Design ARM, start of the top module:
module ARM (
    input clk,
    input rst,
    output [31:0] imem_addr,
    input [31:0] imem_data,
    output [17:0] SRAM_ADDR,
    output [15:0] SRAM_DQ_O,
    input [15:0] SRAM_DQ_I,
    output SRAM_WE_N
);
  wire [17:0] SW;
  assign SW = {16'b0, 1'b1, rst};
  wire freeze, flush;
  wire writeBackEN_ID, hazard, WB_EN_ID_Stage,MEM_R_EN_ID_Stage, 
		MEM_W_EN_ID_Stage,B_ID_Stage,S_ID_Stage,imm_ID_Stage, 
		Two_src_ID_Stage, imm_ID_Reg, WB_EN_ID_Reg, MEM_W_EN_ID_Reg,
		MEM_R_EN_ID_Reg, B_ID_Reg, S_ID_Reg;
  wire [31:0] PC_IF_Stage, Inst_IF_Stage, Inst_IF_Reg, 
				Val_Rn_ID_Stage, Val_Rm_ID_Stage, PC_IF_Reg, 
			    PC_ID_Reg, Val_Rn_ID_Reg, Val_Rm_ID_Reg;
  wire [31:0] Result_WB, Mem_res_feedback;
  wire [3:0] Des_wb;
  wire [3:0] EXE_CMD_ID_Stage,EXE_CMD_ID_Reg, Dest_ID_Stage, src1_ID_Stage, src2_ID_Stage, dest_ID_Reg;
  wire [23:0] Signed_imm_24_ID_Stage, Signed_imm_24_ID_Reg;
  wire [11:0] Shift_operand, Shift_operand_ID_Reg;
  wire [3:0] SR, Status_bit;
  wire [31:0] ALU_result_EXE_Reg, Val_Rm_EXE_Reg;
  wire [31:0] MEM_result_MEM_Stage;
  wire [3:0] dest_EXE_Reg, src1_ID_Reg, src2_ID_Reg;
  wire WB_EN_EXE_Reg, MEM_R_EN_EXE_Reg, MEM_W_EN_EXE_Reg, processor_mode;
  wire [31:0] ALU_result_EXE_Stage, Br_addr, Val_Rm_EXE_Stage;
  wire [3:0] status, SR_ID_Reg;
  wire [1:0] fw_sel_src1, fw_sel_src2;
  assign processor_mode = SW[1];
  assign hazard = freeze;
  assign flush = 1'b0;
  assign Mem_res_feedback = MEM_R_EN_EXE_Reg ? MEM_result_MEM_Stage : ALU_result_EXE_Reg;
  wire slow_clk;
  wire Sram_Busy;
  assign slow_clk = clk;
  IF_Stage fetch (
      slow_clk,
      SW[0],
      (freeze | ~Sram_Busy),
      B_ID_Reg,
      Br_addr,
      PC_IF_Stage,
  ...
Settings: LEC_CHECK=0, CAP_MARGIN=20, CORE_MARGIN=2, CORE_UTILIZATION=59, SETUP_SLACK_MARGIN=2.82, SLEW_MARGIN=20; clock period 11.7 ns.
run.sh (not shown) runs the stock make flow with config.mk's settings and CLKGATE_MAP_FILE=.
The baseline stopped in global routing.
==> next run, changes <==
Settings changed: CORE_UTILIZATION 59 to 40, PLACE_DENSITY from default to 0.6, SETUP_SLACK_MARGIN 2.82 to 0.4.
Clock period 11.7 ns to 20.5 ns, I/O delays scaled along.
Result: The changed run ran to the end with no violations; area after synthesis stays the same; die area goes up by 47%; synthesized cell count does not change.
==> next run, changes <==
Settings changed: CORE_UTILIZATION 40 to 47, PLACE_DENSITY 0.6 to default, SETUP_SLACK_MARGIN 0.4 to 2.98.
Clock period 20.5 ns to 11.4 ns, I/O delays scaled along.
What happened: The new run ended with an error in global routing; synthesized area is unchanged; synthesized cell count is unchanged; die area went down by 15%.
==> next run, changes <==
Settings changed: CORE_UTILIZATION 47 to 72, PLACE_DENSITY from default to 0.6, SETUP_SLACK_MARGIN 2.98 to -1.13.
Clock period 11.4 ns to 11.9 ns, I/O delays scaled along.
After rerunning: This time the run failed in clock tree synthesis. Die size is lower by 34%. Synthesized cell count is unchanged. Area after synthesis stays the same.

* * *

ARM again, from the RTL that the note above started with.
clock: 21.0 ns
lec_check: 0
abc_area: 1
cap_margin: 15
core_aspect_ratio: 1.38
core_margin: 2
core_utilization: 40
cts_cluster_size: 65
gpl_routability_driven: 0
gpl_timing_driven: 1
place_density: 0.6
setup_slack_margin: 0.4
slew_margin: 20
The baseline finished clean.
Change:
Settings changed: ABC_AREA 1 to default, CAP_MARGIN 15 to 30, CELL_PAD_IN_SITES_DETAIL_PLACEMENT from default to 2, CORE_ASPECT_RATIO 1.38 to default, CTS_CLUSTER_SIZE 65 to default, GPL_ROUTABILITY_DRIVEN 0 to default, GPL_TIMING_DRIVEN 1 to default, PLACE_DENSITY 0.6 to default, SETUP_SLACK_MARGIN 0.4 to default, SLEW_MARGIN 20 to 0.
What happened: With this change the flow aborted during global routing (5_1_grt), error GRT-0116; die size increases by 1.4%; area after synthesis increases by 1.4%; synthesized cell count decreases by 22%.
Change:
Settings changed: CAP_MARGIN 30 to 20, CELL_PAD_IN_SITES_DETAIL_PLACEMENT 2 to default, CORE_UTILIZATION 40 to 48, SETUP_SLACK_MARGIN from default to -0.25, SLEW_MARGIN 0 to 20.
Clock period 21.0 ns to 13.8 ns, I/O delays scaled along.
What happened: The new run completed and failed the layout checks on setup timing. Die size is lower by about 17%. Synthesized area does not change. Synthesized cell count is unchanged.
Change:
Settings changed: CORE_UTILIZATION 48 to 29, PLACE_DENSITY from default to 0.6, SETUP_SLACK_MARGIN -0.25 to 0.4.
Clock period 13.8 ns to 20.5 ns, I/O delays scaled along.
What happened:
- Now the flow ran to the end with no violations
- core utilization fell by 30 points
- flip-flop count is unchanged
- clock-buffer cell count grows by 7
- final area is lower by 11%
- worst hold slack is worse by 0.0072 ns
- global-route usage drops by 26 points
- die size rises by 65%
- sequential share of layout area went up by 3.3 points
- critical path depth drops by 9
- area after synthesis does not change
- via count goes down by 15%
Change:
Settings changed: CORE_UTILIZATION 29 to 66, PLACE_DENSITY 0.6 to default, SETUP_SLACK_MARGIN 0.4 to 3.9.
Clock period 20.5 ns to 14.1 ns, I/O delays scaled along.
Now the flow stopped in clock tree synthesis (4_1_cts), error DPL-0033.
Area after synthesis stays the same.
Synthesized cell count is unchanged.
Die area went down by 56%.
Change:
Settings changed: CORE_UTILIZATION 66 to 45, SETUP_SLACK_MARGIN 3.9 to default, TNS_END_PERCENT from default to 5.
Clock period 14.1 ns to 11.4 ns, I/O delays scaled along.
The new run finished but failed the layout checks on setup timing. Die area rose by 46%. Synthesized area is unchanged. Synthesized cell count is unchanged.

* * *

Starting RTL as in the previous note.
clock: 24.2 ns
lec_check: 0
abc_area: 1
cap_margin: 20
core_margin: 5
core_utilization: 41
cts_cluster_size: 77
max_routing_layer: met4
place_density: 0.66
slew_margin: 15
The starting point completed without violations.
Rerun with:
Settings changed: ABC_AREA 1 to default, CORE_MARGIN 5 to 2, CORE_UTILIZATION 41 to 53, CTS_CLUSTER_SIZE 77 to default, MAX_ROUTING_LAYER met4 to default, PLACE_DENSITY 0.66 to 0.6, SETUP_SLACK_MARGIN from default to 0.4, SLEW_MARGIN 15 to 20.
Clock period 24.2 ns to 16.5 ns, I/O delays scaled along.
Result:
- Now the flow ended with an error in global routing (5_1_grt)
- area after synthesis is higher by 1.4%
- die size decreases by 24%
- synthesized cell count drops by 22%
Rerun with:
Settings changed: CORE_UTILIZATION 53 to 57, PLACE_DENSITY 0.6 to default, SETUP_SLACK_MARGIN 0.4 to default.
Clock period 16.5 ns to 11.7 ns, I/O delays scaled along.
Outcome: The changed run failed in global routing (5_1_grt). Synthesized cell count stays the same. Die area drops by 6.9%. Area after synthesis is unchanged.
Rerun with:
Settings changed: CORE_UTILIZATION 57 to 40, PLACE_DENSITY from default to 0.6, SETUP_SLACK_MARGIN from default to 0.4.
Clock period 11.7 ns to 21.0 ns, I/O delays scaled along.
Now the flow produced a clean layout.
Die area is higher by 42%.
Synthesized area does not change.
Synthesized cell count stays the same.
Rerun with:
Settings changed: CORE_UTILIZATION 40 to 29.
Clock period 21.0 ns to 29.2 ns, I/O delays scaled along.
After rerunning:
- register-to-register slack is better by 1.7 ns
- die area goes up by about 38%
- core utilization goes down by 15 points

* * *

## v13
Starting RTL as in the previous note.
make LEC_CHECK=0 ABC_AREA=1 CAP_MARGIN=20 CORE_MARGIN=2 CORE_UTILIZATION=72 CTS_CLUSTER_DIAMETER=399 CTS_CLUSTER_SIZE=96 HOLD_SLACK_MARGIN=-0.09 PLACE_DENSITY=0.38 SETUP_SLACK_MARGIN=0.4 SLEW_MARGIN=20 finish   # period 11.7 ns
Run status, v13: aborted in 5_1_grt, error GRT-0232
Here is what was changed in the inputs of v36 compared with v13.
Settings: CORE_UTILIZATION now 40, was 72; SETUP_SLACK_MARGIN now 2.98, was 0.4; ABC_AREA no longer set, was 1; CTS_CLUSTER_DIAMETER no longer set, was 399; PLACE_DENSITY no longer set, was 0.38; HOLD_SLACK_MARGIN no longer set, was -0.09; CTS_CLUSTER_SIZE no longer set, was 96; the clock period (ns, I/O delays scaled along) now 11.4, was 11.7.
## What came out
- Final checks on v36, whose flow otherwise completed, came back failing, citing negative setup slack.
- The higher yosys stat chip area of v36 and v13 is in v36.
- Delta (v36 minus v13): number of instances resized during post-cts repair up 82%, area share of and/or/nand/nor cells after synthesis down 7.9 points, number of buffers inserted by post-CTS setup repair up 77.
#### Input delta (v29 over v36)
Settings: CORE_UTILIZATION now 70, was 40; PLACE_DENSITY now 0.6, previously not set; SETUP_SLACK_MARGIN now -1.22, was 2.98; the clock period (ns, I/O delays scaled along) now 11.9, was 11.4.
Findings:
Compared with v36, in v29 post-synthesis cell type count flat, die size down 71,000 um2. No final results exist for v29, since it was stopped by error GRT-0116 during 5_1_grt. TritonCTS buffer count was lower in the run labelled v29. Relative to v36, cell row count decreased by 36 in v29. v29 against v36: standard cell core area lost about 43%; count of instances resized after the clock tree is built fell by 72%.
For v17, these inputs were changed with respect to v29:
Settings: a deleted PLACE_DENSITY that had been 0.6; an added CTS_CLUSTER_SIZE of 20; a change of CORE_UTILIZATION from 70 to 58; a deleted SETUP_SLACK_MARGIN that had been -1.22; an added TNS_END_PERCENT of 5; a change of the clock period (ns, I/O delays scaled along) from 11.9 to 14.3.
v17 terminated abnormally: 5_1_grt reported GRT-0116. Taking v29 as the reference, in v17 initial cell density of the core -12 points, vertical die size +9.7%, cell count after placement +about 3.6%, synthesized chip area reported by yosys ~0 delta, core area +21%. Cmp v29 and v17 / number of standard-cell rows in the floorplan / lower: v29. NOTE: detailed-placement wirelength estimate in v17 exceeds that of v29. Against v29, v17 reports a placed cell area that is higher. NOTE total die area v29->v17 increased by more than 10%. Buffers inserted during post-CTS setup optimization in v17 vs v29: down 6. There was hardly any difference in count of input and output buffers between v17 and v29.
